## flow/config.mk

```make
export PLATFORM = sky130hd
export DESIGN_NAME = slave_apb
export DESIGN_NICKNAME = slave_apb
export VERILOG_FILES = /design/flow/design.v
export SDC_FILE = /design/flow/constraint.sdc
export NUM_CORES = 4
export LEC_CHECK = 0
export CAP_MARGIN = 20
export CELL_PAD_IN_SITES_DETAIL_PLACEMENT = 2
export CORE_MARGIN = 8
export CORE_UTILIZATION = 21
export CTS_CLUSTER_DIAMETER = 86
export GPL_ROUTABILITY_DRIVEN = 0
export GPL_TIMING_DRIVEN = 0
export HOLD_SLACK_MARGIN = -0.07
export PLACE_DENSITY_LB_ADDON = 0.12
export SETUP_SLACK_MARGIN = 0.38
export SLEW_MARGIN = 25
export TNS_END_PERCENT = 40
```

## flow/constraint.sdc

```tcl
create_clock -name core_clock -period 3.39 [get_ports {pclk}]
set_input_delay 0.6780 -clock core_clock [delete_from_list [all_inputs] [get_ports {pclk}]]
set_output_delay 0.6780 -clock core_clock [all_outputs]
set_load 0.01 [all_outputs]
```

## flow/design.v

```verilog
module slave_apb ( 
                   output reg [ 8-1 : 0 ]   prdata, 			 
                   output reg                         pready, 			 
                   output reg                         pslverr,			 
		   input                	      penable,                   
                   input                	      pwrite, 			 
                   input 	         	      psel,  			 
                   input                              pclk,   			 
                   input                	      presetn, 			 
                   input      [ 8-1 : 0 ]   paddr,  			 
                   input      [ 8-1 : 0 ]   pwdata 			 
                   );
  parameter         IDLE    = 2'd0;              				 
  parameter         SETUP   = 2'd1;
  parameter         ENABLE  = 2'd2;
  reg   [ 2-1 : 0 ]   pre_state;   					 
  reg   [ 2-1 : 0 ]   nxt_state;
  reg   [ 8-1 : 0 ]    mem [ 0 : 200 ]; 		 
  reg   [ 8-1 : 0 ]    prdata_c;
  reg pready_c;
  reg pslverr_c;
  reg mem_we_c;
  always @ ( posedge pclk or negedge presetn )
  	begin 
    	     if ( ! presetn )
      			pre_state <= IDLE;
    	     else 
      			pre_state <= nxt_state;
  	end 
  always @ ( * ) 
  	begin
    		prdata_c   = 8'd0;
    		pslverr_c  = 1'b0;
    		pready_c   = 1'b0;
    		mem_we_c   = 1'b0;
    	 	nxt_state  = IDLE;     
		case ( pre_state )
			IDLE   : begin  
          				if ( psel == 1 ) 
            					nxt_state = SETUP;
	        			else
          				     begin
            					nxt_state = IDLE;
  	        				prdata_c = 8'd0;
          				     end
        			end  
      		      SETUP  : begin  
          				nxt_state  = ENABLE;
        			end  
		     ENABLE : begin  
				    pready_c = psel;
						if ( psel == 1 )   
              						nxt_state    = SETUP;
            					else
              						nxt_state    = IDLE; 
		      		    if(paddr <= 200)
          				begin
            					pslverr_c      = 1'b0;
	         				 if(!pwrite)      
              						prdata_c     = mem [ paddr ];
            					else 
	            					mem_we_c     = psel;
          			        end  
				else
				        pslverr_c     = psel;
        		     end  
                  default : nxt_state = IDLE;
    endcase
  end  
  always @ ( posedge pclk )
  	if ( mem_we_c )
  		mem [ paddr ] <= pwdata;
  always @ ( posedge pclk or negedge presetn)
 	 begin
    		if ( ! presetn)
    			begin
      				prdata    <= 8'b0;
      				pready    <= 1'b0;
      				pslverr   <= 1'b0;
    			end  
    	     else
    		begin
      			pready  <= pready_c;
      		   if ( ( pre_state == ENABLE ) )
      			begin
        			prdata  <= prdata_c;
        			pslverr <= pslverr_c;
      			end
    		end
  	end
endmodule
```

## flow/run.sh

```bash
#!/bin/bash
# the make line also repeats each setting of config.mk as NAME=value (left out here)
make -C /OpenROAD-flow-scripts/flow DESIGN_CONFIG=/design/flow/config.mk WORK_HOME=/design/flow/orfs CLKGATE_MAP_FILE= finish
```

==> impl_metrics.csv, run 1 <==
group,metric,value,unit
run_status,status,"complete, no violations",
worst_hold_path,worst_hold_startpoint,"pwdata[1]",
cts,cts.htree.levels,4,
setup_path,cpMostUsedCell,"buf_2",
setup_path,reg2reg_from,"pre_state[1]$_DFF_PN0_",
cts,cts_made_buffers,200,
cts,clock_path_buffers,4,
power,p_clk,20.0,mW
job,warning_count,29,
grt,grt_first_pass_wirelength,313.3,mm
cells_and_area,post-route-util,25.87,%
logic_synthesis,common_cells,"1608 x edfxtp_1, 324 x mux4_2, 217 x nor2_1, 191 x mux2i_1, 141 x nand2_1",
logic_synthesis,ys_ff,1621,
floorplan,fp-utilization,21.04,%
floorplan,dieArea,320300,sq um
logic_synthesis,synth_area,63500,sq um
final_timing,max_freq,315.1,MHz
power,p_per_area,572.9,nW/um^2
power,p_comb,2.63,mW
logic_synthesis,yosysUniqueCellTypes,59,
floorplan,die_w,565.9,um
worst_hold_path,hold-path-cell-count,1,
grt,grt_overflow,0,
final_timing,period_used_share,93.61,%
power,power,44.72,mW
cts,cts_tree,"yes",
logic_synthesis,postSynthCellCount,3110,
final_timing,tightest_slew,0.9773,ns
final_timing,maxSlewViolCount,0,
power,p_leak,23.72,nW
power,power_leader,"sequential cells",
grt,first_global_vias,35500,
logic_synthesis,adder_share,0,%
setup_path,crit_cells,11,
setup_path,crit_slowest_cell,"o32ai_2",
setup_path,rr_worst_depth,8,
logic_synthesis,logic_family,"multiplexers",
placed_design,dp_slack,-2.483,ns
setup_path,cp_num_buf_inv,4,
power,combPwrFrac,5.9,%
setup_path,endpoint,"prdata[0]$_DFFE_PN0P_",
logic_synthesis,largest_area_cell,"edfxtp_1",
grt,grt_use_total,13.92,%
setup_path,startpoint,"paddr[3]",
routing,drc,0,
setup_path,crit_fanout,10,
routing,drt_iter0_drc,2587,
power,swShare,23.24,%
setup_path,max_stage_delay,0.43,ns
setup_path,crit_required,4.08,ns
final_timing,clock_skew,0.03572,ns
cells_and_area,nNetsFinal,3434,
setup_path,end_kind,"register",
setup_path,path_delay_family,"buffers and inverters",
final_timing,max-slew-margin-rel,34.61,%
routing,vias,32410,
logic_synthesis,synth_async_sr_flop_share,0.8020,%
logic_synthesis,simple_gate_area_share,3.369,%
job,drv_cap,0,
final_timing,finalHoldViolations,0,
power,pwr-share-clk,44.8,%
power,irDropWorstVdd,0.0003357,V
logic_synthesis,yosys_cells,3110,
logic_synthesis,synth-edff-count,1608,
cts,cts.sinks,1621,
logic_synthesis,ys_warn_count,1,
routing,postRouteAntennaNets,0,
floorplan,dieHeight,565.9,um
setup_path,start_kind,"primary input",
power,p_seq,22.1,mW
final_timing,fin_tns_setup,0,ns
routing,vias_per_cell,4.296,
routing,drt-total-wl,230.0,mm
power,power.switching,10.39,mW
worst_hold_path,hold_end,"mem[77][1]$_DFFE_PP_",
logic_synthesis,ys_seq_share,76.55,%
cts,cts.clk_slew.worst_paths,0.06,ns
routing,wl_per_cell,30.47,um
logic_synthesis,synth_chip_area,63500,sq um
floorplan,rows,202,
worst_hold_path,hp-class,"primary input to register",
logic_synthesis,synth_area_per_cell,20.42,sq um
floorplan,core_area,301800,sq um
setup_path,reg2reg_to,"mem[152][3]$_DFFE_PP_",
grt,grt_max_degree,96,
final_timing,period_minus_slack,3.173,ns
logic_synthesis,ys.flop_type,"edfxtp_1",
power,power.internal,34.33,mW
final_timing,setup_ws,0.2167,ns
final_timing,rsz0062_at_grt,"yes",
logic_synthesis,ys_sh_xor,0,%
cts,hold_buffers,0,
cts,insertion_delay,0.84,ns
setup_path,r2r_slack,0.44,ns
logic_synthesis,aoi_share,3.158,%
setup_path,worstPathArrival,3.87,ns
logic_synthesis,synth.most_common_cell,"edfxtp_1",
cells_and_area,area_growth,22.92,%
logic_synthesis,top_area_share,76.04,%
routing,dr.pass1.iters,5,
placed_design,hpwl,155.1,mm
final_timing,setup_violations,0,
logic_synthesis,floorplan.nets,3131,
grt,grt_antenna_before_repair,18,
power,pwr-share-seq,49.3,%
floorplan,ios,31,
logic_synthesis,area_leaders,"edfxtp_1 76%, mux4_2 11%, mux2i_1 3.0%, nor2_1 1.3%, nand2_1 0.83%",
logic_synthesis,muxShareOfSynthArea,14.98,%
setup_path,worst-setup-path-type,"primary input to register",
placed_design,io_buffer_count,26,
cts,clockRootBuffer,"clkbuf_16",
setup_path,crit_chain,"clkdlybuf4s15_2 -> buf_4 -> nor2b_1 -> buf_2 -> buf_2 -> nand2_1 -> nand4_1 -> o2111ai_1 -> o31a_1 -> o32ai_2 -> a21oi_1",
## final cells by class
cell class | count | area (sq um)
plain buffers | 188 | 1481
well taps | 3978 | 4977
clock inverters | 100 | 691.9
multi-input cells | 1298 | 15270
repair buffers | 101 | 1745
clock buffers | 250 | 5254
flip-flops and latches | 1621 | 48610
diodes | 7 | 17.52
fillers | 31110 | 223700
inverters | 3 | 11.26
## metrics by stage
step | hold WS, ns | instance area [sq um] | instances
floorplan | 0.3312 | 63500 | 3110
global placement | 0.3448 | 68740 | 7114
detailed placement | 0.3364 | 69720 | 7146
CTS | 0.1686 | 77630 | 7524
global route | 0.2008 | 78050 | 7541
finish | 0.2314 | 78060 | 7546
## what timing repair did
item                                     CTS  global route
hold endpoints to repair                   0             0
pin swaps                                 17            17
buffers inserted                          28            15
gates resized                            466            45
endpoints found under the setup margin  1616          1020
## layer usage
metal | vias to the layer above | GRT usage (%) | part of all wire (%)
met1 | 18010 | 19.78 | 47
met3 | 272 | 1.962 | 3.5
li1 | 13520 | - | -
met4 | 0 | 3.592 | 2.7
met5 | - | 0 | 0
met2 | 617 | 22.32 | 46
==> run 2: changes to the inputs <==
ABC_AREA = 1   (was not set)
CELL_PAD_IN_SITES_DETAIL_PLACEMENT = not set   (was 2)
CORE_ASPECT_RATIO = 0.5   (was not set)
CORE_MARGIN = 2   (was 8)
CORE_UTILIZATION = 68   (was 21)
CTS_CLUSTER_DIAMETER = 400   (was 86)
GPL_ROUTABILITY_DRIVEN = not set   (was 0)
GPL_TIMING_DRIVEN = not set   (was 0)
HOLD_SLACK_MARGIN = not set   (was -0.07)
PLACE_DENSITY = 0.41   (was not set)
PLACE_DENSITY_LB_ADDON = not set   (was 0.12)
SETUP_SLACK_MARGIN = -0.39   (was 0.38)
SLEW_MARGIN = 20   (was 25)
TNS_END_PERCENT = not set   (was 40)
clock period = 6.91 ns   (was 3.39 ns; I/O delays follow)
==> run 2 against run 1 <==
Sequential share of layout area rose by 4.8 points; combinational power down 56%; worst hold slack better by 0.12 ns; non-clock buffer count is 187 lower; clock skew decreased by 0.023 ns; count of clock-buffer cells in the layout down 72; die area decreased by 68%; global-route usage increased by 19 points; critical path depth is 1 lower; core utilization up 48 points; power down 57%; critical endpoint is now mem[5][2]$_DFFE_PP_; highest routed layer unchanged.
==> impl_metrics.csv, run 2 <==
group,metric,value,unit
logic_synthesis,ys_sh_xor,0,%
cells_and_area,regArea,48610,sq um
floorplan,rows,81,
setup_path,reg2reg_to,"mem[5][2]$_DFFE_PP_",
final_timing,fin_tns_setup,0,ns
setup_path,reg2reg_from,"pre_state[1]$_DFF_PN0_",
setup_path,r2r_slack,3.48,ns
routing,drt_iter0_drc,5977,
setup_path,rr_worst_depth,7,
worst_hold_path,hp-class,"register to register",
job,drv_cap,0,
grt,grt_max_degree,215,
setup_path,crit_chain,"clkdlybuf4s50_1 -> inv_2 -> nor2_4 -> nand2_1 -> nand2_1 -> a21oi_1 -> nor2_2 -> buf_4 -> nand3_1 -> nor2_1",
grt,grt_first_pass_wirelength,247.5,mm
logic_synthesis,ys.flop_type,"edfxtp_1",
setup_path,crit_required,7.29,ns
logic_synthesis,synth.most_common_cell,"nand2_1",
power,p_leak,28.74,nW
final_timing,finalHoldViolations,0,
cts,cts_setup_buffers,0,
setup_path,max_stage_delay,0.90,ns
final_timing,maxSlewViolCount,0,
cells_and_area,n_fill_cell,6698,
logic_synthesis,largest_area_cell,"edfxtp_1",
placed_design,globalplace.congestion,0.9233,
final_timing,tightest_slew,1.195,ns
power,power.switching,4.327,mW
power,irDropWorstVdd,0.0002388,V
floorplan,dieHeight,226.1,um
final_timing,period_used_share,68.63,%
logic_synthesis,synth_chip_area,67090,sq um
setup_path,cpMostUsedCell,"nand2_1",
grt,first_global_vias,41280,
floorplan,ios,31,
worst_hold_path,hold_end,"pre_state[1]$_DFF_PN0_",
logic_synthesis,adder_share,0,%
cells_and_area,post-route-util,74.10,%
setup_path,cp_num_buf_inv,3,
cts,clockRootBuffer,"clkbuf_16",
cells_and_area,nNetsFinal,6273,
logic_synthesis,postSynthCellCount,6339,
cts,cts_tree,"yes",
job,warning_count,74,
floorplan,die_w,448.2,um
logic_synthesis,floorplan.nets,6360,
routing,vias_per_cell,5.727,
final_timing,rsz0062_at_grt,"no",
setup_path,crit_slowest_cell,"nor2_1",
power,p_per_area,268.2,nW/um^2
logic_synthesis,common_cells,"3753 x nand2_1, 1608 x edfxtp_1, 330 x nor2_1, 184 x buf_2, 140 x nand3_1",
cts,clock_path_buffers,3,
cts,cts_resized,0,
final_timing,period_minus_slack,4.742,ns
floorplan,core_area,97800,sq um
power,swShare,22.26,%
setup_path,worstPathArrival,5.12,ns
cts,insertion_delay,0.76,ns
cts,cts.sinks,1621,
setup_path,crit_fanout,16,
cts,cts.clk_slew.worst_paths,0.06,ns
setup_path,path_delay_family,"simple AND/OR/NAND/NOR gates",
placed_design,io_buffer_count,29,
final_timing,max_freq,210.9,MHz
power,combPwrFrac,6.0,%
placed_design,placed_cells,7441,
logic_synthesis,simple_gate_area_share,24.09,%
grt,grt_use_total,33.30,%
logic_synthesis,top_area_share,71.97,%
setup_path,end_kind,"register",
final_timing,whs,0.3526,ns
power,p_comb,1.17,mW
run_status,status,"complete, no violations",
logic_synthesis,logic_family,"simple AND/OR/NAND/NOR gates",
setup_path,worst-setup-path-type,"primary input to register",
final_timing,setup_violations,0,
power,power.internal,15.11,mW
routing,drc,0,
final_timing,max-slew-margin-rel,20.32,%
grt,grt_antenna_before_repair,2,
cells_and_area,layout.area.comb,16900,sq um
logic_synthesis,synth-edff-count,1608,
cts,cts_made_buffers,137,
setup_path,startpoint,"paddr[3]",
power,power_leader,"sequential cells",
routing,wl_per_cell,21.53,um
worst_hold_path,hold-path-cell-count,0,
power,pwr-share-seq,55.7,%
power,p_seq,10.8,mW
cts,hold_buffers,0,
logic_synthesis,ys_seq_share,72.46,%
logic_synthesis,ys_ff,1621,
power,pwr-share-clk,38.3,%
logic_synthesis,ys_warn_count,1,
cts,cts.htree.levels,4,
power,p_clk,7.45,mW
logic_synthesis,synth_async_sr_flop_share,0.8020,%
floorplan,fp-utilization,68.60,%
routing,postRouteAntennaNets,0,
grt,grt_overflow,0,
floorplan,dieArea,101300,sq um
cells_and_area,fin_cells,7682,
logic_synthesis,synth_area,67090,sq um
logic_synthesis,yosys_cells,6339,
final_timing,clock_skew,0.01297,ns
setup_path,endpoint,"mem[5][2]$_DFFE_PP_",
logic_synthesis,aoi_share,1.035,%
logic_synthesis,area_leaders,"edfxtp_1 72%, nand2_1 21%, nor2_1 1.8%, buf_2 1.4%, nand3_1 1.0%",
placed_design,hpwl,92.77,mm
logic_synthesis,muxShareOfSynthArea,0,%
routing,vias,44000,
worst_hold_path,worst_hold_startpoint,"pre_state[2]$_DFF_PN0_",
setup_path,crit_cells,10,
logic_synthesis,yosysUniqueCellTypes,25,
cells_and_area,area_growth,8.019,%
routing,dr.pass1.iters,7,
logic_synthesis,synth_area_per_cell,10.58,sq um
routing,drt-total-wl,165.4,mm
setup_path,start_kind,"primary input",
[run 2: cell type report]
type	count	share of cell area, %
clock buffers	178	5.119
well taps	1328	2.293
multi-input cells	4361	23.32
flip-flops and latches	1621	67.08
repair buffers	102	1.383
clock inverters	57	0.6077
inverters	29	0.1761
diodes	6	0.02072
[run 2: routing by layer]
layer	track usage, %	share of wire [%]	vias to the layer above
met5	0.5291	0	-
met4	12.07	2.9	0
met3	9.112	12	256
met2	48.82	44	2170
met1	48.40	41	20960
li1	-	-	20620
[run 2: through the flow]
stage / cell area [sq um] / total power, mW / setup slack [ns]
after floorplan: 67090 / 11.66 / 3.211
after global placement: 68290 / 12.15 / 1.500
after global routing: 72460 / 19.94 / 1.962
after detailed placement: 68300 / 12.17 / 1.439
after CTS: 72450 / 19.44 / 2.251
final: 72470 / 19.44 / 2.168
==> run 3: changes to the inputs <==
ABC_AREA = not set   (was 1)
CELL_PAD_IN_SITES_DETAIL_PLACEMENT = 0   (was not set)
CORE_ASPECT_RATIO = not set   (was 0.5)
CORE_UTILIZATION = 67   (was 68)
CTS_CLUSTER_DIAMETER = 213   (was 400)
CTS_CLUSTER_SIZE = 24   (was not set)
HOLD_SLACK_MARGIN = -0.08   (was not set)
PLACE_DENSITY = not set   (was 0.41)
SETUP_SLACK_MARGIN = 0.65   (was -0.39)
SLEW_MARGIN = 25   (was 20)
TNS_END_PERCENT = 40   (was not set)
clock period = 2.55 ns   (was 6.91 ns; I/O delays follow)
==> run 3 against run 2 <==
Still clean; global-route usage down 0.92 points; sequential share of layout area fell by 1.5 points; critical path depth fell by 3; non-clock buffer count rose by 388; count of clock-buffer cells in the layout decreased by 91; worst setup slack got worse by 1.9 ns; first-iteration DRC count shrank 18%; power grew 140%; combinational power went up to 2.9 times the previous value; synthesized cell count is 51% lower; worst hold slack worse by 0.29 ns; clock skew increased by 0.012 ns; critical path type is now register to register; largest power group unchanged.
==> impl_metrics.csv, run 3 <==
group,metric,value,unit
run_status,status,"complete, no violations",
final_timing,setup_violations,0,
logic_synthesis,yosys_cells,3110,
logic_synthesis,synth-edff-count,1608,
cts,cts_made_buffers,77,
setup_path,worst-setup-path-type,"register to register",
worst_hold_path,worst_hold_startpoint,"pwdata[7]",
grt,grt_antenna_before_repair,4,
logic_synthesis,synth_area,63500,sq um
logic_synthesis,synth.most_common_cell,"edfxtp_1",
setup_path,start_kind,"register",
power,p_leak,23.48,nW
job,warning_count,36,
floorplan,ios,31,
cts,insertion_delay,0.68,ns
routing,drt_iter0_drc,4914,
grt,grt_overflow,0,
cts,clock_path_buffers,3,
setup_path,rr_worst_depth,7,
logic_synthesis,simple_gate_area_share,3.369,%
logic_synthesis,top_area_share,76.04,%
power,p_clk,13.4,mW
power,pwr-share-clk,29.1,%
floorplan,rows,112,
logic_synthesis,muxShareOfSynthArea,14.98,%
grt,grt_max_degree,117,
floorplan,die_w,311.9,um
setup_path,end_kind,"register",
cells_and_area,nNetsFinal,3512,
placed_design,hpwl,97.57,mm
cts,cts.htree.levels,3,
floorplan,dieHeight,311.9,um
logic_synthesis,ys_sh_xor,0,%
worst_hold_path,hold_end,"mem[178][7]$_DFFE_PP_",
routing,wl_per_cell,32.65,um
placed_design,dp_slack,-0.6543,ns
power,power_leader,"sequential cells",
worst_hold_path,hp-class,"primary input to register",
logic_synthesis,aoi_share,3.158,%
logic_synthesis,floorplan.nets,3131,
setup_path,worstPathArrival,2.87,ns
setup_path,path_delay_family,"AND-OR/OR-AND gates",
routing,drt-total-wl,155.2,mm
setup_path,reg2reg_from,"mem[46][6]$_DFFE_PP_",
final_timing,period_used_share,90.64,%
setup_path,crit_cells,7,
cts,cts.clk_slew.worst_paths,0.10,ns
placed_design,placed_cells,4607,
final_timing,max_freq,432.7,MHz
power,swShare,21.02,%
setup_path,crit_slowest_cell,"mux4_2",
floorplan,dieArea,97260,sq um
setup_path,startpoint,"mem[46][6]$_DFFE_PP_",
cts,cts_tree,"yes",
placed_design,globalplace.congestion,0.9159,
final_timing,maxSlewViolCount,0,
logic_synthesis,ys.flop_type,"edfxtp_1",
setup_path,reg2reg_to,"prdata[6]$_DFFE_PN0P_",
cells_and_area,post-route-util,79.14,%
setup_path,endpoint,"prdata[6]$_DFFE_PN0P_",
setup_path,r2r_slack,0.24,ns
power,power,46.04,mW
setup_path,crit_fanout,1,
power,p_comb,3.35,mW
logic_synthesis,logic_family,"multiplexers",
power,power.switching,9.679,mW
grt,first_global_vias,32540,
power,p_per_area,621.4,nW/um^2
power,combPwrFrac,7.3,%
grt,grt_use_total,32.38,%
final_timing,whs,0.05794,ns
setup_path,crit_required,3.11,ns
logic_synthesis,largest_area_cell,"edfxtp_1",
final_timing,fin_tns_setup,0,ns
logic_synthesis,postSynthCellCount,3110,
routing,vias,32590,
setup_path,max_stage_delay,0.52,ns
power,p_seq,29.3,mW
final_timing,max-slew-margin-rel,47.54,%
logic_synthesis,ys_warn_count,1,
power,irDropWorstVdd,0.0006038,V
logic_synthesis,common_cells,"1608 x edfxtp_1, 324 x mux4_2, 217 x nor2_1, 191 x mux2i_1, 141 x nand2_1",
logic_synthesis,synth_chip_area,63500,sq um
logic_synthesis,ys_seq_share,76.55,%
worst_hold_path,hold-path-cell-count,1,
setup_path,crit_chain,"mux4_2 -> a221oi_2 -> nand2_1 -> o31a_1 -> buf_6 -> o32ai_4 -> a21oi_2",
setup_path,cp_num_buf_inv,1,
floorplan,core_area,93610,sq um
cts,hold_buffers,0,
routing,vias_per_cell,6.854,
final_timing,clock_skew,0.02497,ns
logic_synthesis,synth_async_sr_flop_share,0.8020,%
routing,drc,0,
final_timing,rsz0062_at_grt,"yes",
final_timing,finalHoldViolations,0,
cells_and_area,fin_cells,4755,
placed_design,io_buffer_count,29,
floorplan,fp-utilization,67.84,%
logic_synthesis,area_leaders,"edfxtp_1 76%, mux4_2 11%, mux2i_1 3.0%, nor2_1 1.3%, nand2_1 0.83%",
logic_synthesis,yosysUniqueCellTypes,59,
logic_synthesis,ys_ff,1621,
logic_synthesis,synth_area_per_cell,20.42,sq um
cts,clockRootBuffer,"clkbuf_16",
power,pwr-share-seq,63.6,%
placed_design,place_area,69830,sq um
logic_synthesis,adder_share,0,%
cells_and_area,fin_area,74080,sq um
cells_and_area,area_growth,16.66,%
cts,cts.sinks,1621,
job,drv_cap,0,
final_timing,setup_ws,0.2388,ns
power,power.internal,36.36,mW
routing,dr.pass1.iters,6,
grt,grt_first_pass_wirelength,225.2,mm
routing,postRouteAntennaNets,0,
final_timing,tightest_slew,0.7845,ns
final_timing,period_minus_slack,2.311,ns
-- run 3: layer usage --
| layer | share of wire [%] | wire [um] | up-vias | global-route usage [%] |
|---|---|---|---|---|
| met5 | 0 | 0 | - | 0 |
| met3 | 9.9 | 15320 | 218 | 6.103 |
| met2 | 49 | 75530 | 1713 | 50.90 |
| li1 | - | - | 13500 | - |
| met1 | 38 | 59720 | 17160 | 47.55 |
| met4 | 3.0 | 4669 | 0 | 9.648 |
-- run 3: area by class of cell --
type,instances,area [sq um]
multi-input combinational,1298,15610
fill,4793,19530
clock inverter,1,16.27
sequential,1621,48620
tap,1254,1569
antenna,1,2.502
inverter,3,16.27
timing repair buffer,490,6201
clock buffer,87,2049
-- run 3: repair_timing --
item	4_1_cts	5_1_grt
setup endpoints to repair	1163	1586
pin swaps	56	61
gates cloned	14	3
buffers inserted	27	15
resized	210	76
==> run 4: changes to the inputs <==
CORE_UTILIZATION = 70   (was 67)
HOLD_SLACK_MARGIN = -0.07   (was -0.08)
SETUP_SLACK_MARGIN = 0.64   (was 0.65)
==> run 4 against run 3 <==
Synthesized area did not move; global-route usage up 1.3 points; worst setup slack worse by 0.061 ns; synthesized cell count unchanged; cell area decreased by 0.29%; die area decreased by 4.2%; sequential share of layout area increased by 0.19 points; maximum frequency shrank 2.6%; combinational power rose by 1%; via count grew 1.3%; clock power hardly changed; still clean on timing, DRC and antenna.
==> impl_metrics.csv, run 4 <==
group,metric,value,unit
cells_and_area,area_growth,16.32,%
routing,drt_iter0_drc,4786,
floorplan,ios,31,
setup_path,r2r_slack,0.18,ns
grt,grt_max_degree,112,
grt,grt_overflow,0,
setup_path,rr_worst_depth,8,
setup_path,start_kind,"primary input",
routing,vias_per_cell,6.990,
setup_path,end_kind,"register",
power,p_comb,3.40,mW
logic_synthesis,aoi_share,3.158,%
final_timing,maxSlewViolCount,0,
logic_synthesis,synth_async_sr_flop_share,0.8020,%
final_timing,period_used_share,93.04,%
cts,cts_tree,"yes",
run_status,status,"complete, no violations",
power,power_leader,"sequential cells",
final_timing,tightest_slew,0.7831,ns
cts,cts.htree.levels,3,
power,p_leak,23.56,nW
final_timing,period_minus_slack,2.373,ns
setup_path,crit_chain,"clkbuf_4 -> buf_12 -> nor2_2 -> buf_4 -> buf_4 -> a22oi_1 -> a22oi_1 -> o2111ai_2 -> buf_4 -> o31a_1 -> o32ai_4 -> a21oi_1",
floorplan,fp-utilization,70.55,%
power,power,46.07,mW
power,swShare,21.28,%
cells_and_area,n_fill_cell,4164,
grt,grt_use_total,33.66,%
logic_synthesis,ys_sh_xor,0,%
setup_path,endpoint,"prdata[0]$_DFFE_PN0P_",
setup_path,startpoint,"paddr[3]",
job,drv_cap,0,
setup_path,worstPathArrival,2.96,ns
placed_design,io_buffer_count,29,
power,combPwrFrac,7.4,%
logic_synthesis,ys.flop_type,"edfxtp_1",
logic_synthesis,postSynthCellCount,3110,
logic_synthesis,synth_area,63500,sq um
logic_synthesis,synth_area_per_cell,20.42,sq um
logic_synthesis,adder_share,0,%
setup_path,path_delay_family,"AND-OR/OR-AND gates",
worst_hold_path,hold_end,"mem[54][6]$_DFFE_PP_",
placed_design,globalplace.congestion,0.9038,
floorplan,die_w,305.2,um
final_timing,max_freq,421.5,MHz
final_timing,rsz0062_at_grt,"yes",
logic_synthesis,synth.most_common_cell,"edfxtp_1",
power,pwr-share-seq,63.5,%
final_timing,whs,0.1852,ns
logic_synthesis,common_cells,"1608 x edfxtp_1, 324 x mux4_2, 217 x nor2_1, 191 x mux2i_1, 141 x nand2_1",
floorplan,dieArea,93150,sq um
power,power.switching,9.801,mW
placed_design,dp_slack,-0.7654,ns
logic_synthesis,largest_area_cell,"edfxtp_1",
final_timing,max-slew-margin-rel,47.63,%
placed_design,hpwl,99.53,mm
setup_path,crit_slowest_cell,"o31a_1",
power,p_clk,13.4,mW
routing,dr.pass1.iters,5,
floorplan,core_area,90010,sq um
setup_path,crit_required,3.14,ns
worst_hold_path,hold-path-cell-count,1,
worst_hold_path,hp-class,"primary input to register",
logic_synthesis,simple_gate_area_share,3.369,%
logic_synthesis,top_area_share,76.04,%
power,irDropWorstVdd,0.0006342,V
cells_and_area,post-route-util,82.06,%
cts,hold_buffers,0,
cts,insertion_delay,0.67,ns
cts,clockRootBuffer,"clkbuf_16",
floorplan,dieHeight,305.2,um
final_timing,fin_tns_setup,0,ns
logic_synthesis,ys_ff,1621,
routing,postRouteAntennaNets,0,
cts,clock_path_buffers,3,
logic_synthesis,synth_chip_area,63500,sq um
setup_path,cp_num_buf_inv,5,
routing,wl_per_cell,32.97,um
setup_path,max_stage_delay,0.36,ns
final_timing,setup_violations,0,
routing,antenna_cells,0,
final_timing,clock_skew,0.03052,ns
logic_synthesis,muxShareOfSynthArea,14.98,%
routing,drt-total-wl,155.8,mm
setup_path,worst-setup-path-type,"primary input to register",
setup_path,reg2reg_to,"prdata[0]$_DFFE_PN0P_",
logic_synthesis,ys_warn_count,1,
power,p_per_area,623.7,nW/um^2
final_timing,finalHoldViolations,0,
power,power.internal,36.27,mW
job,warning_count,35,
routing,drc,0,
setup_path,cpMostUsedCell,"buf_4",
setup_path,reg2reg_from,"mem[175][0]$_DFFE_PP_",
cells_and_area,nNetsFinal,3550,
cts,cts.clk_slew.worst_paths,0.09,ns
power,p_seq,29.3,mW
grt,grt_antenna_before_repair,1,
grt,grt_first_pass_wirelength,224.4,mm
logic_synthesis,logic_family,"multiplexers",
logic_synthesis,floorplan.nets,3131,
logic_synthesis,area_leaders,"edfxtp_1 76%, mux4_2 11%, mux2i_1 3.0%, nor2_1 1.3%, nand2_1 0.83%",
logic_synthesis,yosysUniqueCellTypes,59,
floorplan,rows,110,
grt,first_global_vias,32890,
worst_hold_path,worst_hold_startpoint,"pwdata[6]",
logic_synthesis,synth-edff-count,1608,
setup_path,crit_cells,12,
setup_path,crit_fanout,6,
cts,cts.sinks,1621,
logic_synthesis,yosys_cells,3110,
logic_synthesis,ys_seq_share,76.55,%
final_timing,setup_ws,0.1774,ns
power,pwr-share-clk,29.1,%
routing,vias,33020,
cts,cts_made_buffers,77,
## run 4: final cells by class
cell class | count | area, sq um | area share, %
repair buffers | 528 | 6171 | 8.354
inverters | 3 | 16.27 | 0.02202
clock buffers | 93 | 2008 | 2.719
clock inverters | 5 | 73.82 | 0.09994
well taps | 1176 | 1471 | 1.992
flip-flops and latches | 1621 | 48610 | 65.81
multi-input cells | 1298 | 15510 | 21.00
## run 4: per-layer routing
metal	track usage, %	vias up	routed length (um)	share of wire [%]
met2	54.05	1973	76770	49
met5	0	-	17	0.011
met4	10.25	2	5418	3.5
li1	-	13580	-	-
met1	49.31	17170	56960	37
met3	5.269	296	16590	11
## run 4: stage by stage
stage,cells,cell area (sq um)
6_report,4724,73870
5_1_grt,4724,73870
4_1_cts,4688,72880
3_5_place_dp,4563,69970
3_3_place_gp,4563,69970
2_1_floorplan,3110,65130
## run 4: repair_timing
| item | CTS | global route |
|---|---|---|
| pin swaps | 51 | 60 |
| buffers inserted | 21 | 31 |
| setup endpoints to repair | 967 | 1370 |
| resized | 104 | 117 |
| gates cloned | 6 | 5 |
==> run 5: changes to the inputs <==
CELL_PAD_IN_SITES_GLOBAL_PLACEMENT = 0   (was not set)
CORE_MARGIN = 8   (was 2)
CORE_UTILIZATION = 21   (was 70)
CTS_CLUSTER_DIAMETER = 76   (was 213)
CTS_CLUSTER_SIZE = 15   (was 24)
GPL_ROUTABILITY_DRIVEN = 0   (was not set)
GPL_TIMING_DRIVEN = 1   (was not set)
HOLD_SLACK_MARGIN = 0.18   (was -0.07)
MAX_ROUTING_LAYER = met4   (was not set)
PLACE_DENSITY_LB_ADDON = 0.12   (was not set)
SETUP_SLACK_MARGIN = 0.38   (was 0.64)
SLEW_MARGIN = 5   (was 25)
clock period = 3.25 ns   (was 2.55 ns; I/O delays follow)
==> run 5 against run 4 <==
Combinational power is 23% lower; die area increased to 3.4 times the previous value; routed wire length grew 25%; worst setup slack better by 0.23 ns; clock skew is 0.0062 ns higher; non-clock buffer count increased by 59; global-route usage down 21 points; critical path depth decreased by 3; register-to-register slack improved by 0.30 ns; cell area increased by 4.6%; critical endpoint is now prdata[3]$_DFFE_PN0P_; largest power group unchanged.
==> impl_metrics.csv, run 5 <==
group,metric,value,unit
run_status,status,"complete, no violations",
final_timing,rsz0062_at_grt,"no",
final_timing,clock_skew,0.03669,ns
cts,cts_setup_buffers,0,
setup_path,reg2reg_to,"prdata[3]$_DFFE_PN0P_",
grt,grt_antenna_before_repair,18,
final_timing,finalHoldViolations,0,
grt,grt_use_total,12.25,%
final_timing,max_freq,351.7,MHz
worst_hold_path,hp-class,"primary input to asynchronous set/reset pin",
logic_synthesis,adder_share,0,%
final_timing,maxSlewViolCount,0,
floorplan,ios,31,
placed_design,hpwl,126.5,mm
cts,cts_tree,"yes",
logic_synthesis,area_leaders,"edfxtp_1 76%, mux4_2 11%, mux2i_1 3.0%, nor2_1 1.3%, nand2_1 0.83%",
logic_synthesis,muxShareOfSynthArea,14.98,%
final_timing,setup_violations,0,
setup_path,start_kind,"primary input",
power,irDropWorstVdd,0.0003089,V
logic_synthesis,floorplan.nets,3131,
routing,vias,31350,
job,warning_count,28,
setup_path,r2r_slack,0.48,ns
grt,grt_overflow,0,
cts,cts.clk_slew.worst_paths,0.07,ns
routing,wl_per_cell,25.41,um
floorplan,core_area,301800,sq um
logic_synthesis,synth.most_common_cell,"edfxtp_1",
final_timing,max-slew-margin-rel,35.52,%
power,pwr-share-seq,54.5,%
setup_path,crit_fanout,18,
logic_synthesis,ys_warn_count,1,
setup_path,path_delay_family,"multiplexers",
placed_design,io_buffer_count,29,
cells_and_area,n_fill_cell,30520,
power,p_per_area,545.8,nW/um^2
logic_synthesis,synth_async_sr_flop_share,0.8020,%
floorplan,die_w,565.9,um
power,p_comb,2.62,mW
routing,drt_iter0_drc,2162,
setup_path,reg2reg_from,"mem[47][3]$_DFFE_PP_",
logic_synthesis,simple_gate_area_share,3.369,%
cts,cts_made_buffers,135,
logic_synthesis,postSynthCellCount,3110,
final_timing,period_used_share,87.50,%
logic_synthesis,synth_area_per_cell,20.42,sq um
cts,hold_buffers,0,
setup_path,endpoint,"prdata[3]$_DFFE_PN0P_",
power,p_clk,16.5,mW
logic_synthesis,top_area_share,76.04,%
cts,clockRootBuffer,"clkbuf_16",
routing,drt-total-wl,195.2,mm
routing,vias_per_cell,4.080,
cells_and_area,area_growth,21.62,%
setup_path,worstPathArrival,3.52,ns
grt,grt_first_pass_wirelength,272.5,mm
final_timing,tightest_slew,0.9672,ns
power,power.internal,32.81,mW
setup_path,crit_slowest_cell,"mux4_2",
logic_synthesis,ys_ff,1621,
setup_path,cp_num_buf_inv,3,
logic_synthesis,ys_seq_share,76.55,%
floorplan,dieArea,320300,sq um
cells_and_area,fin_area,77230,sq um
floorplan,dieHeight,565.9,um
final_timing,period_minus_slack,2.844,ns
setup_path,startpoint,"paddr[0]",
setup_path,crit_chain,"buf_8 -> buf_4 -> mux4_2 -> mux4_2 -> nand2_1 -> nand2_1 -> o32ai_1 -> buf_4 -> a21oi_1",
cts,insertion_delay,0.79,ns
logic_synthesis,ys_sh_xor,0,%
cts,clock_path_buffers,3,
logic_synthesis,common_cells,"1608 x edfxtp_1, 324 x mux4_2, 217 x nor2_1, 191 x mux2i_1, 141 x nand2_1",
power,power_leader,"sequential cells",
logic_synthesis,synth-edff-count,1608,
power,combPwrFrac,6.2,%
cts,cts.htree.levels,4,
cts,cts_resized,0,
logic_synthesis,yosysUniqueCellTypes,59,
logic_synthesis,synth_chip_area,63500,sq um
logic_synthesis,largest_area_cell,"edfxtp_1",
routing,dr.pass1.iters,5,
power,power.switching,9.339,mW
grt,first_global_vias,33010,
setup_path,end_kind,"register",
logic_synthesis,synth_area,63500,sq um
placed_design,place_area,73050,sq um
routing,postRouteAntennaNets,0,
cells_and_area,nNetsFinal,3667,
setup_path,worst-setup-path-type,"primary input to register",
logic_synthesis,yosys_cells,3110,
power,p_seq,23.0,mW
setup_path,crit_cells,9,
setup_path,rr_worst_depth,8,
power,swShare,22.16,%
logic_synthesis,ys.flop_type,"edfxtp_1",
logic_synthesis,aoi_share,3.158,%
final_timing,fin_tns_setup,0,ns
setup_path,crit_required,3.92,ns
routing,drc,0,
floorplan,fp-utilization,21.04,%
job,drv_cap,0,
setup_path,max_stage_delay,0.61,ns
cts,cts.sinks,1621,
logic_synthesis,logic_family,"multiplexers",
grt,grt_max_degree,89,
power,p_leak,24.48,nW
floorplan,rows,202,
power,pwr-share-clk,39.3,%
## run 5: area by class of cell
| cell class | instances | area (sq um) | share of cell area, % |
|---|---|---|---|
| antenna | 5 | 12.51 | 0.01620 |
| clock buffer | 148 | 3533 | 4.575 |
| clock inverter | 44 | 636.9 | 0.8246 |
| inverter | 3 | 13.76 | 0.01782 |
| multi-input combinational | 1298 | 13720 | 17.76 |
| sequential | 1621 | 48610 | 62.94 |
| tap | 3978 | 4977 | 6.444 |
| timing repair buffer | 587 | 5729 | 7.418 |
## run 5: stage by stage
step | power, mW | utilization (%) | std cells | setup slack [ns] | hold WS [ns]
final | 42.15 | 25.59 | 7684 | 0.4064 | 0.3055
after global routing | 43.64 | 25.59 | 7682 | 0.3897 | 0.3013
after CTS | 42.95 | 25.59 | 7679 | 0.4947 | 0.2637
after detailed placement | 26.17 | 24.21 | 7487 | -0.3679 | 0.3402
after global placement | 26.17 | 24.21 | 7487 | -0.3658 | 0.3401
after floorplan | 24.61 | - | 3110 | 0.4057 | 0.3312
## run 5: per-layer routing
layer	up-vias	global-route usage [%]	wire length, um	part of all wire [%]
met3	210	2.069	7498	3.8
met1	16770	16.74	92120	47
met5	-	-	0	0
met2	543	19.00	90940	47
li1	13830	-	-	-
met4	0	2.985	4681	2.4
==> run 6: changes to the inputs <==
ABC_AREA = 1   (was not set)
CELL_PAD_IN_SITES_DETAIL_PLACEMENT = not set   (was 0)
CELL_PAD_IN_SITES_GLOBAL_PLACEMENT = not set   (was 0)
CORE_ASPECT_RATIO = 0.73   (was not set)
CORE_MARGIN = 2   (was 8)
CORE_UTILIZATION = 19   (was 21)
CTS_CLUSTER_DIAMETER = not set   (was 76)
CTS_CLUSTER_SIZE = not set   (was 15)
GPL_ROUTABILITY_DRIVEN = 1   (was 0)
GPL_TIMING_DRIVEN = 0   (was 1)
HOLD_SLACK_MARGIN = not set   (was 0.18)
MAX_ROUTING_LAYER = not set   (was met4)
MIN_ROUTING_LAYER = met2   (was not set)
PLACE_DENSITY_LB_ADDON = 0.28   (was 0.12)
SETUP_SLACK_MARGIN = not set   (was 0.38)
SLEW_MARGIN = 10   (was 5)
TNS_END_PERCENT = not set   (was 40)
clock period = 3.82 ns   (was 3.25 ns; I/O delays follow)
==> run 6 against run 5 <==
Now fails the layout checks on setup timing; global-route usage rose by 7.7 points; sequential power shrank 15%; combinational power increased by 9.5%; critical path depth increased by 6; non-clock buffer count is 191 lower; worst setup slack got worse by 0.56 ns; clock power hardly changed; synthesized area grew 5.6%; final cell count rose by 49%.
==> impl_metrics.csv, run 6 <==
group,metric,value,unit
setup_path,crit_cells,15,
worst_hold_path,hold-path-cell-count,1,
logic_synthesis,ys_ff,1621,
logic_synthesis,ys_sh_xor,0,%
cts,hold_buffers,0,
setup_path,crit_chain,"clkdlybuf4s50_1 -> buf_2 -> nand2_1 -> inv_2 -> clkbuf_2 -> nand2_1 -> nand2_1 -> o21ai_1 -> nand2_1 -> nor2_1 -> nor2_1 -> nor2_1 -> nand2_1 -> nand2_1 -> nand2_1",
logic_synthesis,yosys_cells,6339,
cells_and_area,area_growth,19.94,%
logic_synthesis,floorplan.nets,6360,
logic_synthesis,top_area_share,71.97,%
power,swShare,25.48,%
setup_path,worstPathArrival,4.71,ns
setup_path,cpMostUsedCell,"nand2_1",
final_timing,maxSlewViolCount,0,
routing,wl_per_cell,21.39,um
grt,grt_overflow,0,
final_timing,period_used_share,104.0,%
final_timing,finalHoldViolations,0,
logic_synthesis,synth-edff-count,1608,
setup_path,crit_slowest_cell,"clkdlybuf4s50_1",
logic_synthesis,postSynthCellCount,6339,
cells_and_area,n_fill_cell,37540,
logic_synthesis,area_leaders,"edfxtp_1 72%, nand2_1 21%, nor2_1 1.8%, buf_2 1.4%, nand3_1 1.0%",
grt,first_global_vias,65800,
grt,grt_use_total,19.95,%
final_timing,max_freq,251.7,MHz
power,pwr-share-clk,41.9,%
cells_and_area,nNetsFinal,6595,
cts,cts.sinks,1621,
cells_and_area,regArea,48610,sq um
setup_path,crit_required,4.56,ns
routing,postRouteAntennaNets,0,
power,power.switching,9.835,mW
logic_synthesis,logic_family,"simple AND/OR/NAND/NOR gates",
final_timing,max-slew-margin-rel,24.91,%
final_timing,clock_skew,0.04001,ns
grt,grt_antenna_before_repair,0,
placed_design,io_buffer_count,27,
power,power,38.60,mW
placed_design,place_area,74120,sq um
power,p_seq,19.6,mW
logic_synthesis,synth_chip_area,67090,sq um
power,combPwrFrac,7.4,%
setup_path,max_stage_delay,0.67,ns
placed_design,globalplace.congestion,1.025,
final_timing,rsz0062_at_grt,"yes",
job,warning_count,30,
logic_synthesis,synth.most_common_cell,"nand2_1",
logic_synthesis,aoi_share,1.035,%
logic_synthesis,ys.flop_type,"edfxtp_1",
floorplan,core_area,351600,sq um
final_timing,setup_violations,173,
cells_and_area,layout.area.comb,18020,sq um
logic_synthesis,yosysUniqueCellTypes,25,
cts,clock_path_buffers,4,
power,power.internal,28.76,mW
final_timing,whs,0.2395,ns
cts,clockRootBuffer,"clkbuf_16",
run_status,violations,"setup timing",
routing,vias,61040,
grt,grt_first_pass_wirelength,338.9,mm
power,power_leader,"sequential cells",
logic_synthesis,synth_area_per_cell,10.58,sq um
routing,vias_per_cell,5.341,
setup_path,reg2reg_to,"mem[45][0]$_DFFE_PP_",
logic_synthesis,ys_seq_share,72.46,%
setup_path,crit_fanout,10,
worst_hold_path,worst_hold_startpoint,"pwdata[5]",
routing,drc,0,
power,p_comb,2.87,mW
power,irDropWorstVdd,0.0003818,V
power,p_clk,16.2,mW
placed_design,hpwl,165.1,mm
floorplan,dieHeight,511.7,um
cts,insertion_delay,0.85,ns
floorplan,dieArea,357900,sq um
final_timing,tightest_slew,1.126,ns
setup_path,cp_num_buf_inv,4,
grt,grt_max_degree,100,
logic_synthesis,simple_gate_area_share,24.09,%
job,drv_cap,0,
setup_path,end_kind,"register",
routing,drt-total-wl,244.5,mm
cts,cts_made_buffers,165,
logic_synthesis,muxShareOfSynthArea,0,%
setup_path,path_delay_family,"buffers and inverters",
logic_synthesis,ys_warn_count,1,
setup_path,worst-setup-path-type,"primary input to register",
floorplan,ios,31,
floorplan,fp-utilization,19.08,%
logic_synthesis,adder_share,0,%
floorplan,die_w,699.5,um
power,p_leak,30.25,nW
logic_synthesis,common_cells,"3753 x nand2_1, 1608 x edfxtp_1, 330 x nor2_1, 184 x buf_2, 140 x nand3_1",
logic_synthesis,synth_area,67090,sq um
cts,cts_tree,"yes",
setup_path,r2r_slack,0.81,ns
routing,dr.pass1.iters,9,
worst_hold_path,hold_end,"mem[108][5]$_DFFE_PP_",
power,pwr-share-seq,50.7,%
final_timing,period_minus_slack,3.973,ns
worst_hold_path,hp-class,"primary input to register",
cts,cts.clk_slew.worst_paths,0.07,ns
power,p_per_area,479.6,nW/um^2
setup_path,endpoint,"prdata[5]$_DFFE_PN0P_",
setup_path,start_kind,"primary input",
floorplan,rows,186,
logic_synthesis,largest_area_cell,"edfxtp_1",
cts,cts.htree.levels,4,
setup_path,startpoint,"paddr[3]",
logic_synthesis,synth_async_sr_flop_share,0.8020,%
setup_path,rr_worst_depth,8,
cells_and_area,fin_area,80470,sq um
final_timing,setup_ws,-0.1534,ns
run_status,status,"finished with violations",
routing,drt_iter0_drc,9911,
setup_path,reg2reg_from,"pre_state[1]$_DFF_PN0_",
[run 6: repair_timing]
item	4_1_cts	5_1_grt
pin swaps	2	2
buffers inserted	2	3
gates resized	221	166
endpoints found under the setup margin	1600	1501
[run 6: per-stage QoR]
stage	TNS (ns)	setup slack (ns)	instances	utilization (%)
4_1_cts	-25.37	-0.1822	11390	22.69
3_3_place_gp	-	-7.043	11070	20.83
2_1_floorplan	0	0.7386	6339	-
3_5_place_dp	-3650.49	-2.791	11100	21.08
5_1_grt	-3.192	-0.09379	11390	22.86
6_report	-8.463	-0.1534	11430	22.88
[run 6: layout make-up]
| cell class | instances | area share, % |
|---|---|---|
| plain buffers | 328 | 1.982 |
| flip-flops and latches | 1621 | 60.41 |
| well taps | 4700 | 7.308 |
| diodes | 39 | 0.1213 |
| clock buffers | 202 | 5.406 |
| clock inverters | 81 | 0.7805 |
| repair buffers | 68 | 1.457 |
| inverters | 29 | 0.1399 |
| multi-input cells | 4361 | 22.39 |
[run 6: routing by layer]
| layer | wire length, um | global-route usage [%] | vias up | share of wire [%] |
|---|---|---|---|---|
| met1 | 0 | - | 21300 | 0 |
| met5 | 7522 | 15.81 | - | 3.1 |
| met2 | 102600 | 19.38 | 16840 | 42 |
| li1 | - | - | 21280 | - |
| met4 | 14650 | 3.178 | 164 | 6.0 |
| met3 | 119600 | 31.35 | 1465 | 49 |
==> run 7: changes to the inputs <==
ABC_AREA = not set   (was 1)
CORE_ASPECT_RATIO = not set   (was 0.73)
CORE_UTILIZATION = 72   (was 19)
CTS_CLUSTER_DIAMETER = 25   (was not set)
CTS_CLUSTER_SIZE = 15   (was not set)
GPL_ROUTABILITY_DRIVEN = not set   (was 1)
GPL_TIMING_DRIVEN = not set   (was 0)
MIN_ROUTING_LAYER = not set   (was met2)
PLACE_DENSITY = 0.38   (was not set)
PLACE_DENSITY_LB_ADDON = not set   (was 0.28)
SETUP_SLACK_MARGIN = 0.78   (was not set)
SLEW_MARGIN = 20   (was 10)
clock period = 3.03 ns   (was 3.82 ns; I/O delays follow)
==> run 7 against run 6 <==
The flow now stops in 4_1_cts; die area is 75% lower; synthesized cell count fell by 51%; synthesized area is 5.3% lower.
==> impl_metrics.csv, run 7 <==
group,metric,value,unit
logic_synthesis,ys_warn_count,1,
logic_synthesis,synth_area_per_cell,20.42,sq um
floorplan,dieArea,90590,sq um
logic_synthesis,area_leaders,"edfxtp_1 76%, mux4_2 11%, mux2i_1 3.0%, nor2_1 1.3%, nand2_1 0.83%",
logic_synthesis,muxShareOfSynthArea,14.98,%
placed_design,placed_cells,4355,
placed_design,hpwl,93.50,mm
floorplan,dieHeight,301.0,um
placed_design,io_buffer_count,29,
logic_synthesis,ys.flop_type,"edfxtp_1",
floorplan,core_area,87020,sq um
placed_design,place_area,68280,sq um
placed_design,globalplace.congestion,0.9276,
logic_synthesis,top_area_share,76.04,%
floorplan,ios,31,
floorplan,fp-utilization,72.97,%
logic_synthesis,adder_share,0,%
logic_synthesis,simple_gate_area_share,3.369,%
logic_synthesis,synth_async_sr_flop_share,0.8020,%
logic_synthesis,synth_chip_area,63500,sq um
logic_synthesis,synth.most_common_cell,"edfxtp_1",
logic_synthesis,ys_seq_share,76.55,%
logic_synthesis,largest_area_cell,"edfxtp_1",
floorplan,rows,108,
run_status,status,"stopped before the end",
floorplan,die_w,301.0,um
logic_synthesis,aoi_share,3.158,%
logic_synthesis,common_cells,"1608 x edfxtp_1, 324 x mux4_2, 217 x nor2_1, 191 x mux2i_1, 141 x nand2_1",
logic_synthesis,synth_area,63500,sq um
logic_synthesis,synth-edff-count,1608,
logic_synthesis,yosys_cells,3110,
logic_synthesis,floorplan.nets,3131,
logic_synthesis,yosysUniqueCellTypes,59,
run_status,lastStage,"4_1_cts",
logic_synthesis,logic_family,"multiplexers",
logic_synthesis,ys_sh_xor,0,%
logic_synthesis,ys_ff,1621,
run_status,stop_error,"[ERROR DPL-0033] detailed placement checks failed during check placement.",
logic_synthesis,postSynthCellCount,3110,
-- run 7: through the flow --
stage,setup slack (ns),hold WS [ns],util [%]
3_3_place_gp,-0.1597,0.3406,78.46
2_1_floorplan,0.4949,0.3104,-
3_5_place_dp,-0.1182,0.3433,78.46
==> run 8: changes to the inputs <==
CTS_CLUSTER_DIAMETER = 350   (was 25)
PLACE_DENSITY = not set   (was 0.38)
PLACE_DENSITY_LB_ADDON = 0.14   (was not set)
SETUP_SLACK_MARGIN = 0.88   (was 0.78)
==> run 8 against run 7 <==
The run now finishes clean; synthesized area is the same; die area is the same; synthesized cell count is the same.
==> impl_metrics.csv, run 8 <==
group,metric,value,unit
run_status,status,"complete, no violations",
setup_path,cp_num_buf_inv,4,
grt,grt_first_pass_wirelength,234.2,mm
grt,grt_antenna_before_repair,2,
logic_synthesis,muxShareOfSynthArea,14.98,%
logic_synthesis,synth.most_common_cell,"edfxtp_1",
grt,grt_max_degree,93,
routing,wl_per_cell,37.54,um
setup_path,rr_worst_depth,8,
logic_synthesis,yosys_cells,3110,
job,drv_cap,0,
setup_path,worst-setup-path-type,"primary input to register",
floorplan,dieArea,90590,sq um
power,p_comb,2.86,mW
final_timing,max-slew-margin-rel,41.34,%
logic_synthesis,ys_ff,1621,
power,power,42.10,mW
logic_synthesis,synth_chip_area,63500,sq um
setup_path,max_stage_delay,0.54,ns
placed_design,globalplace.congestion,0.9559,
setup_path,crit_fanout,15,
routing,drc,0,
grt,grt_overflow,0,
cts,cts_made_buffers,118,
power,combPwrFrac,6.8,%
final_timing,maxSlewViolCount,0,
setup_path,reg2reg_from,"mem[174][2]$_DFFE_PP_",
floorplan,dieHeight,301.0,um
cts,cts_tree,"yes",
final_timing,max_freq,392.0,MHz
logic_synthesis,ys_warn_count,1,
power,power_leader,"sequential cells",
logic_synthesis,synth_async_sr_flop_share,0.8020,%
worst_hold_path,hold_end,"pre_state[0]$_DFF_PN1_",
placed_design,io_buffer_count,29,
routing,postRouteAntennaNets,0,
final_timing,tightest_slew,0.8798,ns
worst_hold_path,hold-path-cell-count,2,
logic_synthesis,adder_share,0,%
setup_path,path_delay_family,"AND-OR/OR-AND gates",
final_timing,finalHoldViolations,0,
cts,insertion_delay,0.76,ns
floorplan,rows,108,
setup_path,crit_chain,"buf_16 -> buf_16 -> buf_12 -> bufbuf_16 -> mux4_2 -> a22oi_1 -> a21oi_1 -> o32ai_2 -> a21oi_2",
grt,first_global_vias,33910,
power,power.switching,9.233,mW
final_timing,clock_skew,0.03938,ns
cts,clockRootBuffer,"clkbuf_16",
setup_path,startpoint,"paddr[0]",
setup_path,crit_cells,9,
setup_path,reg2reg_to,"prdata[2]$_DFFE_PN0P_",
final_timing,period_minus_slack,2.551,ns
power,p_seq,24.7,mW
power,pwr-share-clk,34.7,%
floorplan,fp-utilization,72.97,%
power,irDropWorstVdd,0.0005735,V
power,p_per_area,572.9,nW/um^2
cells_and_area,area_growth,15.72,%
cts,clock_path_buffers,3,
worst_hold_path,worst_hold_startpoint,"psel",
logic_synthesis,simple_gate_area_share,3.369,%
setup_path,crit_slowest_cell,"mux4_2",
floorplan,ios,31,
worst_hold_path,hp-class,"primary input to register",
setup_path,worstPathArrival,3.18,ns
logic_synthesis,ys_sh_xor,0,%
logic_synthesis,ys_seq_share,76.55,%
final_timing,rsz0062_at_grt,"yes",
logic_synthesis,yosysUniqueCellTypes,59,
logic_synthesis,synth_area_per_cell,20.42,sq um
cts,cts.clk_slew.worst_paths,0.08,ns
logic_synthesis,aoi_share,3.158,%
logic_synthesis,common_cells,"1608 x edfxtp_1, 324 x mux4_2, 217 x nor2_1, 191 x mux2i_1, 141 x nand2_1",
logic_synthesis,postSynthCellCount,3110,
logic_synthesis,largest_area_cell,"edfxtp_1",
routing,drt_iter0_drc,5713,
cts,cts.htree.levels,3,
logic_synthesis,logic_family,"multiplexers",
power,power.internal,32.87,mW
final_timing,setup_violations,0,
setup_path,cpMostUsedCell,"buf_16",
cells_and_area,fin_area,73490,sq um
placed_design,place_area,68330,sq um
setup_path,endpoint,"prdata[6]$_DFFE_PN0P_",
cells_and_area,nNetsFinal,3419,
cts,hold_buffers,0,
job,warning_count,34,
floorplan,core_area,87020,sq um
routing,dr.pass1.iters,6,
logic_synthesis,area_leaders,"edfxtp_1 76%, mux4_2 11%, mux2i_1 3.0%, nor2_1 1.3%, nand2_1 0.83%",
logic_synthesis,synth-edff-count,1608,
setup_path,crit_required,3.66,ns
power,p_clk,14.6,mW
placed_design,hpwl,95.24,mm
final_timing,period_used_share,84.20,%
logic_synthesis,synth_area,63500,sq um
routing,vias_per_cell,7.533,
logic_synthesis,floorplan.nets,3131,
routing,vias,34520,
cells_and_area,n_fill_cell,3520,
logic_synthesis,top_area_share,76.04,%
setup_path,start_kind,"primary input",
routing,drt-total-wl,172.0,mm
cts,cts.sinks,1621,
setup_path,r2r_slack,0.72,ns
power,p_leak,23.11,nW
grt,grt_use_total,36.66,%
setup_path,end_kind,"register",
power,swShare,21.93,%
logic_synthesis,ys.flop_type,"edfxtp_1",
power,pwr-share-seq,58.6,%
floorplan,die_w,301.0,um
## run 8: layout make-up
| class | instances | area, sq um | share of cell area (%) |
|---|---|---|---|
| clock inverter | 4 | 57.56 | 0.07832 |
| timing repair buffer | 354 | 4312 | 5.867 |
| multi-input combinational | 1300 | 15920 | 21.67 |
| clock buffer | 144 | 3114 | 4.238 |
| inverter | 3 | 18.77 | 0.02554 |
| sequential | 1621 | 48610 | 66.15 |
| antenna | 1 | 2.502 | 0.003405 |
| tap | 1155 | 1445 | 1.966 |
## run 8: timing repair
action                     CTS  global route
buffers inserted            26            35
gates resized               92            99
setup endpoints to repair  565           988
pin swaps                   29            57
cloned                       8             7
## run 8: per-stage QoR
| stage | hold slack [ns] | util (%) | TNS (ns) | setup WS [ns] | std cells |
|---|---|---|---|---|---|
| global route | 0.08291 | 84.44 | 0 | 0.5689 | 4581 |
| finish | 0.08226 | 84.45 | 0 | 0.4787 | 4582 |
| detailed placement | 0.3484 | 78.52 | -0.6159 | -0.1414 | 4357 |
| global placement | 0.3407 | 78.52 | -0.1105 | -0.04477 | 4357 |
| CTS | 0.2758 | 83.20 | 0 | 0.7732 | 4539 |
| floorplan | 0.3104 | - | 0 | 0.4950 | 3110 |
## run 8: layer usage
metal	up-vias	global-route usage, %	routed length (um)
met4	2	14.64	9059
met2	3091	56.81	82220
met1	17490	52.94	57620
met3	600	7.309	23110
met5	-	0.2646	19
li1	13330	-	-
==> run 9: changes to the inputs <==
CORE_UTILIZATION = 49   (was 72)
CTS_CLUSTER_DIAMETER = 185   (was 350)
CTS_CLUSTER_SIZE = not set   (was 15)
GPL_TIMING_DRIVEN = 0   (was not set)
HOLD_SLACK_MARGIN = 0.12   (was not set)
PLACE_DENSITY = 0.6   (was not set)
PLACE_DENSITY_LB_ADDON = not set   (was 0.14)
SETUP_SLACK_MARGIN = not set   (was 0.88)
SLEW_MARGIN = 40   (was 20)
clock period = 10.0 ns   (was 3.03 ns; I/O delays follow)
==> run 9 against run 8 <==
Critical path depth shrank 2; synthesized cell count is the same; first-iteration DRC count shrank 25%; cell area shrank 1.3%; clock power shrank 57%; routed wire length grew 1.4%; global-route usage shrank 10 points; via count shrank 5.3%; count of clock-buffer cells in the layout grew 63; final cell count grew 14%; highest routed layer unchanged.
==> impl_metrics.csv, run 9 <==
group,metric,value,unit
run_status,status,"complete, no violations",
setup_path,endpoint,"mem[162][4]$_DFFE_PP_",
logic_synthesis,yosysUniqueCellTypes,59,
routing,drt_iter0_drc,4261,
final_timing,fin_tns_setup,0,ns
power,p_comb,0.788,mW
final_timing,period_used_share,58.06,%
logic_synthesis,ys.flop_type,"edfxtp_1",
worst_hold_path,hold-path-cell-count,0,
logic_synthesis,adder_share,0,%
final_timing,tightest_slew,0.9920,ns
job,drv_cap,0,
logic_synthesis,top_area_share,76.04,%
setup_path,start_kind,"primary input",
power,power_leader,"sequential cells",
logic_synthesis,muxShareOfSynthArea,14.98,%
setup_path,crit_fanout,10,
power,pwr-share-clk,43.0,%
worst_hold_path,worst_hold_startpoint,"pre_state[2]$_DFF_PN0_",
logic_synthesis,ys_sh_xor,0,%
cts,cts_made_buffers,165,
power,irDropWorstVdd,0.0001633,V
routing,vias,32710,
setup_path,end_kind,"register",
grt,grtUsageMet3,5.113,%
setup_path,crit_cells,7,
floorplan,die_w,364,um
logic_synthesis,area_leaders,"edfxtp_1 76%, mux4_2 11%, mux2i_1 3.0%, nor2_1 1.3%, nand2_1 0.83%",
logic_synthesis,simple_gate_area_share,3.369,%
cts,insertion_delay,0.81,ns
cts,cts.clk_slew.worst_paths,0.06,ns
grt,grtUsageMet1,37.81,%
placed_design,dp_slack,3.545,ns
job,warning_count,28,
logic_synthesis,synth_async_sr_flop_share,0.8020,%
worst_hold_path,hold_end,"pre_state[1]$_DFF_PN0_",
grt,globalRouteMet2Util,41.76,%
placed_design,hpwl,118.3,mm
logic_synthesis,synth_area,63500,sq um
final_timing,setup_ws,4.194,ns
setup_path,max_stage_delay,1.12,ns
setup_path,rr_worst_depth,7,
cts,clock_path_buffers,3,
cts,cts.htree.levels,4,
final_timing,period_minus_slack,5.806,ns
cts,cts.sinks,1621,
setup_path,startpoint,"paddr[5]",
setup_path,cp_num_buf_inv,4,
routing,drc,0,
logic_synthesis,aoi_share,3.158,%
power,p_clk,6.24,mW
grt,grt_first_pass_wirelength,244.8,mm
routing,drt-total-wl,174.4,mm
power,pwr-share-seq,51.6,%
floorplan,fp-utilization,49.23,%
setup_path,reg2reg_from,"pre_state[1]$_DFF_PN0_",
routing,postRouteAntennaNets,0,
logic_synthesis,synth-edff-count,1608,
routing,dr.pass1.iters,6,
setup_path,r2r_slack,6.58,ns
power,power.switching,3.085,mW
logic_synthesis,synth_area_per_cell,20.42,sq um
power,swShare,21.28,%
cts,cts_setup_buffers,0,
logic_synthesis,floorplan.nets,3131,
cells_and_area,area_growth,14.24,%
setup_path,worst-setup-path-type,"primary input to register",
grt,busiest_layer,"met2",
floorplan,ios,31,
placed_design,globalplace.congestion,0.9651,
cts,hold_buffers,0,
grt,grt_max_degree,93,
final_timing,max-slew-margin-rel,33.66,%
final_timing,maxSlewViolCount,0,
setup_path,worstPathArrival,6.21,ns
cells_and_area,post-route-util,56.24,%
setup_path,crit_required,10.40,ns
power,combPwrFrac,5.4,%
grt,grt_use_total,26.65,%
setup_path,path_delay_family,"buffers and inverters",
cells_and_area,fin_cells,5216,
logic_synthesis,ys_ff,1621,
floorplan,core_area,129000,sq um
power,p_per_area,199.9,nW/um^2
final_timing,setup_violations,0,
setup_path,crit_slowest_cell,"clkdlybuf4s50_1",
logic_synthesis,ys_seq_share,76.55,%
logic_synthesis,common_cells,"1608 x edfxtp_1, 324 x mux4_2, 217 x nor2_1, 191 x mux2i_1, 141 x nand2_1",
logic_synthesis,largest_area_cell,"edfxtp_1",
cells_and_area,n_fill_cell,9525,
logic_synthesis,yosys_cells,3110,
grt,grt_overflow,0,
logic_synthesis,synth_chip_area,63500,sq um
cts,cts_tree,"yes",
placed_design,io_buffer_count,26,
setup_path,reg2reg_to,"mem[97][0]$_DFFE_PP_",
cts,cts_resized,0,
final_timing,rsz0062_at_grt,"no",
floorplan,rows,132,
logic_synthesis,ys_warn_count,1,
logic_synthesis,logic_family,"multiplexers",
setup_path,cpMostUsedCell,"buf_2",
final_timing,max_freq,172.2,MHz
floorplan,dieHeight,364,um
worst_hold_path,hp-class,"register to register",
routing,wl_per_cell,33.43,um
grt,first_global_vias,32650,
grt,grt_antenna_before_repair,5,
power,power.internal,11.41,mW
logic_synthesis,synth.most_common_cell,"edfxtp_1",
floorplan,dieArea,132500,sq um
logic_synthesis,postSynthCellCount,3110,
cts,clockRootBuffer,"clkbuf_16",
setup_path,crit_chain,"clkdlybuf4s50_1 -> buf_2 -> buf_2 -> nor2b_1 -> nand2_1 -> clkbuf_1 -> nor2_1",
routing,vias_per_cell,6.270,
placed_design,placed_cells,4908,
power,p_seq,7.48,mW
cells_and_area,nNetsFinal,3355,
final_timing,finalHoldViolations,0,
final_timing,clock_skew,0.03100,ns
power,p_leak,22.91,nW
## run 9: metrics by stage
stage / total power, mW / instance area [sq um] / hold WS [ns]
after detailed placement: 8.398 / 66960 / 0.3616
final: 14.50 / 72540 / 0.3590
after CTS: 14.56 / 72440 / 0.3660
after global placement: 8.412 / 65940 / 0.3412
after floorplan: 7.998 / 63500 / 0.3312
after global routing: 14.86 / 72540 / 0.3841
## run 9: layout make-up
type                    instances  area [sq um]  share of cell area [%]
diodes                          2         5.005                0.006899
clock inverters                98          1062                   1.464
inverters                       3         11.26                 0.01552
repair buffers                 57          1134                   1.563
plain buffers                 188          1256                   1.732
clock buffers                 207          4413                   6.083
well taps                    1742          2180                   3.004
multi-input cells            1298         13870                   19.12
flip-flops and latches       1621         48610                   67.01
## run 9: layer usage
| metal | up-vias | wire length, um |
|---|---|---|
| li1 | 13320 | - |
| met1 | 17470 | 71040 |
| met2 | 1603 | 82400 |
| met3 | 310 | 14860 |
| met4 | 4 | 6053 |
| met5 | - | 28 |
Power figures rest on the tool's default switching activity, not on a simulated workload.
